==> v39: inputs <==
// rgb2dvi
module rgb2dvi (
    input  wire        PixelClk,
    input  wire [23:0] vid_pData,
    input  wire        vid_pVDE,
    input  wire        vid_pHSync,
    input  wire        vid_pVSync,
    output wire [9:0]  pDataOutRaw0,    
    output wire [9:0]  pDataOutRaw1,    
    output wire [9:0]  pDataOutRaw2     
);
clock: 3.18 ns
lec_check: 0
cap_margin: 0
core_margin: 2
core_utilization: 72
cts_cluster_diameter: 145
setup_slack_margin: -0.21
slew_margin: 20
run.sh (not shown) runs the stock make flow with config.mk's settings and CLKGATE_MAP_FILE=.
==> v5 (differences from v39) <==
- CAP_MARGIN: 0 -> 40
- CORE_UTILIZATION: 72 -> 69
==> v34 (differences from v39) <==
- CAP_MARGIN: 0 -> 20
- CORE_UTILIZATION: 72 -> 40
- CTS_CLUSTER_DIAMETER: 145 -> not set
- SETUP_SLACK_MARGIN: -0.21 -> not set
==> flow/constraint.sdc (replaced) <==
create_clock -name core_clock -period 4.0 [get_ports {PixelClk}]
set_input_delay 0.8000 -clock core_clock [delete_from_list [all_inputs] [get_ports {PixelClk}]]
set_output_delay 0.8000 -clock core_clock [all_outputs]
set_load 0.01 [all_outputs]
==> results <==
	v34	v5	v39
Crit share post-route	94.0%	117%	-
Fraction of the core area covered by cells at the end of the flow	48.8%	88.9%	-
Critical path data arrival time	4100 ps	4160 ps	-
Maximum single-stage delay on the critical path	540 ps	590 ps	-
Die height	140 µm	107 µm	105 µm
Clock root cell	clkbuf_16	clkbuf_8	clkbuf_8
1st-iter DRT viols	243	292	-
Clock-pin slew on the worst setup and hold paths	60 ps	60 ps	-
MI comb cells	455	455	-
Number of tapcells	229	136	-
Die area	0.0195 mm²	0.0115 mm²	0.0110 mm²
Via/cell ratio	4.64	5.44	-
Routed wire length on met3	325 µm	777 µm	-
Total stage count of the critical path	12	13	-
Sort of element at the start of the critical path	flip-flop	flip-flop	-
Worst slew margin	39.5%	45.1%	-
Path type of the worst min-delay path	reg2reg	reg2reg	-
Routed met1 length	5950 µm	6720 µm	-
Finished Cell Area	0.00880 mm²	0.00918 mm²	-
Outcome	timing/DRC/antenna clean	complete, but fails checks	did not finish
Last stage reached	-	-	global routing
Violated checks	-	negative setup slack	-
Late-Pin Clk Latency	410 ps	530 ps	-

* * *

==> inputs of run a <==
==> flow/design.v <==
module TMDS_Encoder (
    input  wire       PixelClk,
    output reg  [9:0] pDataOutRaw,    
    input  wire [7:0] pDataOut,       
    input  wire       pC0,
    input  wire       pC1,
    input  wire       pVde
);
localparam [9:0] kCtlTkn0 = 10'b1101010100;
localparam [9:0] kCtlTkn1 = 10'b0010101011;
localparam [9:0] kCtlTkn2 = 10'b0101010100;
localparam [9:0] kCtlTkn3 = 10'b1010101011;
function [3:0] sum_bits8;
    input [7:0] u;
    integer i;
    begin
        sum_bits8 = 4'd0;
        for (i = 0; i < 8; i = i + 1)
            sum_bits8 = sum_bits8 + {3'b000, u[i]};
    end
endfunction
reg  [7:0] pDataOut_1;
reg  [3:0] n1d_1;
reg        pC0_1, pC1_1, pVde_1;
reg  [8:0] q_m_2;
reg  [3:0] n1q_m_2, n0q_m_2;
reg        pC0_2, pC1_2, pVde_2;
reg  signed [4:0] cnt_t_3;
wire [8:0] q_m_xor_1, q_m_xnor_1, q_m_1;
wire [3:0] n1q_m_1;
always @(posedge PixelClk) begin
    pVde_1     <= pVde;
    n1d_1      <= sum_bits8(pDataOut);
    pDataOut_1 <= pDataOut;
    pC0_1      <= pC0;
    pC1_1      <= pC1;
end
assign q_m_xor_1[0]  = pDataOut_1[0];
assign q_m_xnor_1[0] = pDataOut_1[0];
genvar gi;
generate
    for (gi = 1; gi < 8; gi = gi + 1) begin : encode
        assign q_m_xor_1[gi]  = q_m_xor_1[gi-1] ^ pDataOut_1[gi];
        assign q_m_xnor_1[gi] = ~(q_m_xnor_1[gi-1] ^ pDataOut_1[gi]);
    end
endgenerate
assign q_m_xor_1[8]  = 1'b1;
assign q_m_xnor_1[8] = 1'b0;
assign q_m_1 = (n1d_1 > 4'd4 || (n1d_1 == 4'd4 && pDataOut_1[0] == 1'b0)) ?
               q_m_xnor_1 : q_m_xor_1;
assign n1q_m_1 = sum_bits8(q_m_1[7:0]);
always @(posedge PixelClk) begin
    n1q_m_2 <= n1q_m_1;
    n0q_m_2 <= 4'd8 - n1q_m_1;
    q_m_2   <= q_m_1;
    pC0_2   <= pC0_1;
    pC1_2   <= pC1_1;
    pVde_2  <= pVde_1;
end
wire cond_balanced_2     = (cnt_t_3 == 5'sd0) || (n1q_m_2 == 4'd4);
wire cond_not_balanced_2 = (cnt_t_3 > 5'sd0 && n1q_m_2 > 4'd4) ||
                           (cnt_t_3 < 5'sd0 && n1q_m_2 < 4'd4);
wire [9:0] control_token_2 = (!pC1_2 && !pC0_2) ? kCtlTkn0 :
                             (!pC1_2 &&  pC0_2) ? kCtlTkn1 :
                             ( pC1_2 && !pC0_2) ? kCtlTkn2 :
                                                  kCtlTkn3;
wire [9:0] q_out_2 =
    !pVde_2                            ? control_token_2 :
    (cond_balanced_2 && !q_m_2[8])     ? {~q_m_2[8], q_m_2[8], ~q_m_2[7:0]} :
    (cond_balanced_2 &&  q_m_2[8])     ? {~q_m_2[8], q_m_2[8],  q_m_2[7:0]} :
    cond_not_balanced_2                ? {1'b1,      q_m_2[8], ~q_m_2[7:0]} :
                                         {1'b0,      q_m_2[8],  q_m_2[7:0]};
wire signed [4:0] dc_bias_2 = $signed({1'b0, n0q_m_2}) - $signed({1'b0, n1q_m_2});
wire signed [4:0] cnt_t_2 =
    !pVde_2                        ? 5'sd0 :
    (cond_balanced_2 && !q_m_2[8]) ? cnt_t_3 + dc_bias_2 :
    (cond_balanced_2 &&  q_m_2[8]) ? cnt_t_3 - dc_bias_2 :
    cond_not_balanced_2            ? cnt_t_3 + $signed({3'b000,  q_m_2[8], 1'b0}) + dc_bias_2 :
                                     cnt_t_3 - $signed({3'b000, ~q_m_2[8], 1'b0}) - dc_bias_2;
always @(posedge PixelClk) begin
    cnt_t_3     <= cnt_t_2;
    pDataOutRaw <= q_out_2;    
end
endmodule
module rgb2dvi (
    input  wire        PixelClk,
    input  wire [23:0] vid_pData,
    input  wire        vid_pVDE,
    input  wire        vid_pHSync,
    input  wire        vid_pVSync,
    output wire [9:0]  pDataOutRaw0,    
    output wire [9:0]  pDataOutRaw1,    
    output wire [9:0]  pDataOutRaw2     
);
TMDS_Encoder DataEncoder0 (
    .PixelClk(PixelClk), .pDataOutRaw(pDataOutRaw0),
    .pDataOut(vid_pData[15:8]), .pC0(vid_pHSync), .pC1(vid_pVSync), .pVde(vid_pVDE));
TMDS_Encoder DataEncoder1 (
    .PixelClk(PixelClk), .pDataOutRaw(pDataOutRaw1),
    .pDataOut(vid_pData[7:0]), .pC0(1'b0), .pC1(1'b0), .pVde(vid_pVDE));
TMDS_Encoder DataEncoder2 (
    .PixelClk(PixelClk), .pDataOutRaw(pDataOutRaw2),
    .pDataOut(vid_pData[23:16]), .pC0(1'b0), .pC1(1'b0), .pVde(vid_pVDE));
endmodule
==> flow/run.sh <==
#!/bin/bash
# the make line also repeats each setting of config.mk as NAME=value (left out here)
make -C /OpenROAD-flow-scripts/flow DESIGN_CONFIG=/design/flow/config.mk WORK_HOME=/design/flow/orfs CLKGATE_MAP_FILE= finish
==> flow/config.mk <==
export PLATFORM = sky130hd
export DESIGN_NAME = rgb2dvi
export DESIGN_NICKNAME = rgb2dvi
export VERILOG_FILES = /design/flow/design.v
export SDC_FILE = /design/flow/constraint.sdc
export NUM_CORES = 4
export LEC_CHECK = 0
export CAP_MARGIN = 40
export CELL_PAD_IN_SITES_GLOBAL_PLACEMENT = 0
export CORE_ASPECT_RATIO = 0.91
export CORE_MARGIN = 2
export CORE_UTILIZATION = 72
export CTS_CLUSTER_DIAMETER = 204
export GPL_ROUTABILITY_DRIVEN = 1
export PLACE_DENSITY_LB_ADDON = 0.28
export SETUP_SLACK_MARGIN = -0.22
export SLEW_MARGIN = 35
==> flow/constraint.sdc <==
create_clock -name core_clock -period 3.42 [get_ports {PixelClk}]
set_input_delay 0.6840 -clock core_clock [delete_from_list [all_inputs] [get_ports {PixelClk}]]
set_output_delay 0.6840 -clock core_clock [all_outputs]
set_load 0.01 [all_outputs]
==> run b (differences from run a) <==
- CAP_MARGIN: 40 -> 20
- CELL_PAD_IN_SITES_GLOBAL_PLACEMENT: 0 -> default
- CORE_ASPECT_RATIO: 0.91 -> 0.5
- CORE_UTILIZATION: 72 -> 30
- CTS_CLUSTER_DIAMETER: 204 -> default
- GPL_ROUTABILITY_DRIVEN: 1 -> default
- PLACE_DENSITY: default -> 0.89
- PLACE_DENSITY_LB_ADDON: 0.28 -> default
- SETUP_SLACK_MARGIN: -0.22 -> default
- SLEW_MARGIN: 35 -> 20
==> flow/constraint.sdc (replaced) <==
create_clock -name core_clock -period 4.0 [get_ports {PixelClk}]
set_input_delay 0.8000 -clock core_clock [delete_from_list [all_inputs] [get_ports {PixelClk}]]
set_output_delay 0.8000 -clock core_clock [all_outputs]
set_load 0.01 [all_outputs]
==> comparison <==
Run b went through all stages and came out clean. Run a finished but fails on negative setup slack.
Of run a and run b, run a has the higher sequential share of layout area (gap 0.21 points).
In run b the core utilization is lower than in run a, by 52 points.
Of run a and run b, run a has the higher global-route usage (gap 22 points).
Of run b and run a, run b has the higher count of clock-buffer cells in the layout (gap 1).
Final cell count: run a is lower than run b (14%).
Between run a and run b, the lower routed wire length is in run b (gap about 30%, measured against run b).
Of run a and run b, run a has the higher non-clock buffer count (gap 28).
==> figures <==
quantity	run b	run a
Outcome	finished clean	finished with violations
Violated checks	-	negative setup slack
Core Rows	40	35
Number of inserted filler cells in the final layout	2146	406
Worst-margin pin slew	0.967 ns	0.703 ns
Hold path endpoint	DataEncoder2.pVde_2$_DFF_P_	DataEncoder0.pC1_2$_DFF_P_
Master cell of the clock root buffer	clkbuf_16	clkbuf_8
Hold path startpoint	DataEncoder2.pVde_1$_DFF_P_	DataEncoder0.pC1_1$_DFF_P_
Setup crit end	DataEncoder1.n0q_m_2[3]$_DFF_P_	DataEncoder0.n0q_m_2[3]$_DFF_P_
Chip Area	0.0258 sq mm	0.0110 sq mm
Number of global-route vias before repair	5643	5939
Launch instance of the worst register-to-register path	DataEncoder1.n1d_1[0]$_DFF_P_	DataEncoder0.n1d_1[1]$_DFF_P_
Register-to-register setup slack	0.18 ns	-0.30 ns
Vias/cell	4.61	5.97
Worst slack, placed	0.0265 ns	-0.351 ns
Post-route non-filler standard cell count	1125	965
Final layout net count	948	976
Critical Path Start	DataEncoder1.n1d_1[0]$_DFF_P_	DataEncoder0.n1d_1[1]$_DFF_P_
Post-CTS setup buffer count	0	3
GRT Util Overall	12.4%	34.3%
Worst stage delay on the critical path	0.54 ns	0.55 ns

* * *

==> v38 <==
RTL: the design.v shown in full above, as it stands there.
clock: 3.18 ns
lec_check: 0
cap_margin: 20
core_margin: 2
core_utilization: 65
cts_cluster_diameter: 145
slew_margin: 20
==> v31 (differences from v38) <==
Settings changed: CORE_UTILIZATION 65 to 72, CTS_CLUSTER_DIAMETER 145 to 268, SETUP_SLACK_MARGIN set to -0.21.
==> flow/constraint.sdc (replaced) <==
create_clock -name core_clock -period 2.93 [get_ports {PixelClk}]
set_input_delay 0.5860 -clock core_clock [delete_from_list [all_inputs] [get_ports {PixelClk}]]
set_output_delay 0.5860 -clock core_clock [all_outputs]
set_load 0.01 [all_outputs]
==> v15 (differences from v38) <==
Settings changed: CORE_UTILIZATION 65 to 16, CTS_CLUSTER_DIAMETER 145 to not set, MAX_ROUTING_LAYER set to met4, MIN_ROUTING_LAYER set to met2.
==> flow/constraint.sdc (replaced) <==
create_clock -name core_clock -period 4.0 [get_ports {PixelClk}]
set_input_delay 0.8000 -clock core_clock [delete_from_list [all_inputs] [get_ports {PixelClk}]]
set_output_delay 0.8000 -clock core_clock [all_outputs]
set_load 0.01 [all_outputs]
==> v29 (differences from v38) <==
Settings changed: CORE_UTILIZATION 65 to 8, CTS_CLUSTER_DIAMETER 145 to not set.
==> flow/constraint.sdc (replaced) <==
create_clock -name core_clock -period 4.05 [get_ports {PixelClk}]
set_input_delay 0.8100 -clock core_clock [delete_from_list [all_inputs] [get_ports {PixelClk}]]
set_output_delay 0.8100 -clock core_clock [all_outputs]
set_load 0.01 [all_outputs]
==> notes <==
- v31 did not get past global routing with GRT-0232. v38 completed and failed the layout checks on negative setup slack. v15 finished with timing, DRC and antenna clean. v29 finished with timing, DRC and antenna clean.
- Design area, highest first: v29, v15, v38.
- Sequential share of layout area: v29 < v15 < v38.
- In v38 the non-clock buffer count is higher than in v29, by 27.
- Die area, highest first: v29, v15, v38, v31.
- In sequential cell count, v38 and v29 do not differ.
- In synthesized area, v29 and v38 do not differ.
- Clock-buffer cell count, highest first: v38, v29, v15.
==> figures <==
metric	v31	v15	v29	v38
Clock Skews	-	7.19 ps	15.0 ps	4.42 ps
Run status	stopped before the end	timing/DRC/antenna clean	timing/DRC/antenna clean	failed layout checks
Stage where the flow stopped	global routing	-	-	-
Layout check failures	-	-	-	negative setup slack
Total of fill cells in the finished design	-	4935	10440	651
Final Util	-	0.205	0.110	0.841
Proportion of cell area occupied by multi-input gates	-	0.448	0.413	0.479
Maximum frequency from static timing analysis	-	267 MHz	261 MHz	278 MHz
Cell area after placement	8470 um^2	8680 um^2	9420 um^2	8370 um^2
Number of nets at the end of the flow	-	948	949	976
Number of cells on the critical path	-	12	12	13
Register fraction of the total cell area	-	0.291	0.269	0.295
Setup crit end kind	-	flop	flop	flop
Period minus WS final	-	3750 ps	3830 ps	3600 ps
Die height	105 um	218 um	307 um	110 um
Final area over synthesized area	-	1.266x	1.365x	1.251x

* * *

==> 07-24 <==
Starts from the design.v that is shown in full above.
clock: 4.0 ns
lec_check: 0
abc_area: 1
cap_margin: 20
core_margin: 2
core_utilization: 40
hold_slack_margin: 0.02
slew_margin: 20
==> inputs of 08-06, as changes to 07-24 <==
--- a/flow/config.mk
+++ b/flow/config.mk
@@ -7,3 +7,2 @@
 export LEC_CHECK = 0
-export ABC_AREA = 1
 export CAP_MARGIN = 20
@@ -11,3 +10,2 @@
 export CORE_UTILIZATION = 40
-export HOLD_SLACK_MARGIN = 0.02
 export SLEW_MARGIN = 20
==> flow/constraint.sdc (replaced) <==
create_clock -name core_clock -period 2.2 [get_ports {PixelClk}]
set_input_delay 0.4400 -clock core_clock [delete_from_list [all_inputs] [get_ports {PixelClk}]]
set_output_delay 0.4400 -clock core_clock [all_outputs]
set_load 0.01 [all_outputs]
==> inputs of 04-19, as changes to 07-24 <==
--- a/flow/config.mk
+++ b/flow/config.mk
@@ -7,7 +7,7 @@
 export LEC_CHECK = 0
-export ABC_AREA = 1
 export CAP_MARGIN = 20
+export CORE_ASPECT_RATIO = 0.5
 export CORE_MARGIN = 2
 export CORE_UTILIZATION = 40
-export HOLD_SLACK_MARGIN = 0.02
+export SETUP_SLACK_MARGIN = -0.4
 export SLEW_MARGIN = 20
==> inputs of 11-08, as changes to 07-24 <==
--- a/flow/config.mk
+++ b/flow/config.mk
@@ -7,7 +7,6 @@
 export LEC_CHECK = 0
-export ABC_AREA = 1
 export CAP_MARGIN = 20
-export CORE_MARGIN = 2
-export CORE_UTILIZATION = 40
-export HOLD_SLACK_MARGIN = 0.02
+export CORE_ASPECT_RATIO = 0.5
+export CORE_MARGIN = 7
+export CORE_UTILIZATION = 64
 export SLEW_MARGIN = 20
==> qor summary <==
|  | 07-24 | 11-08 | 08-06 | 04-19 |
|---|---|---|---|---|
| Result of the run | complete, no violations | complete, no violations | finished with violations | complete, no violations |
| Layout check failures | - | - | setup timing | - |
| Cell with the biggest individual delay on the critical path | fa_1 | fa_1 | fa_2 | fa_1 |
| Met2 routed wirelength | 6380 um | 6570 um | 8430 um | 6110 um |
| MUX area fraction | 0% | 0.988% | 0.988% | 0.988% |
| Total negative slack for setup checks | 0 ns | 0 ns | -23.96 ns | 0 ns |
| Area Overhead vs Synth | 18.6% | 19.0% | 44.9% | 19.9% |
| Unrepaired setup endpoints after global routing | no | - | yes | - |
| Die area | 20500 um^2 | 14900 um^2 | 19500 um^2 | 19500 um^2 |
| Chip height | 143 um | 89.8 um | 140 um | 99.8 um |
| Detailed-route wire length per cell | 11.1 um | 14.6 um | 13.4 um | 12.7 um |
| Post-route clock skew | 0.00959 ns | 0.0127 ns | 0.00691 ns | 0.0113 ns |
| DRC marker count from the first detailed-route iteration | 251 | 292 | 199 | 223 |
| Via count | 5536 | 4908 | 5451 | 4782 |
| Worst min-delay path class | register to register | register to register | input port to register | register to register |
| Post-synthesis cell count from yosys | 909 | 722 | 722 | 722 |
| Combinational gate area | 4350 um^2 | 4180 um^2 | 4860 um^2 | 4150 um^2 |
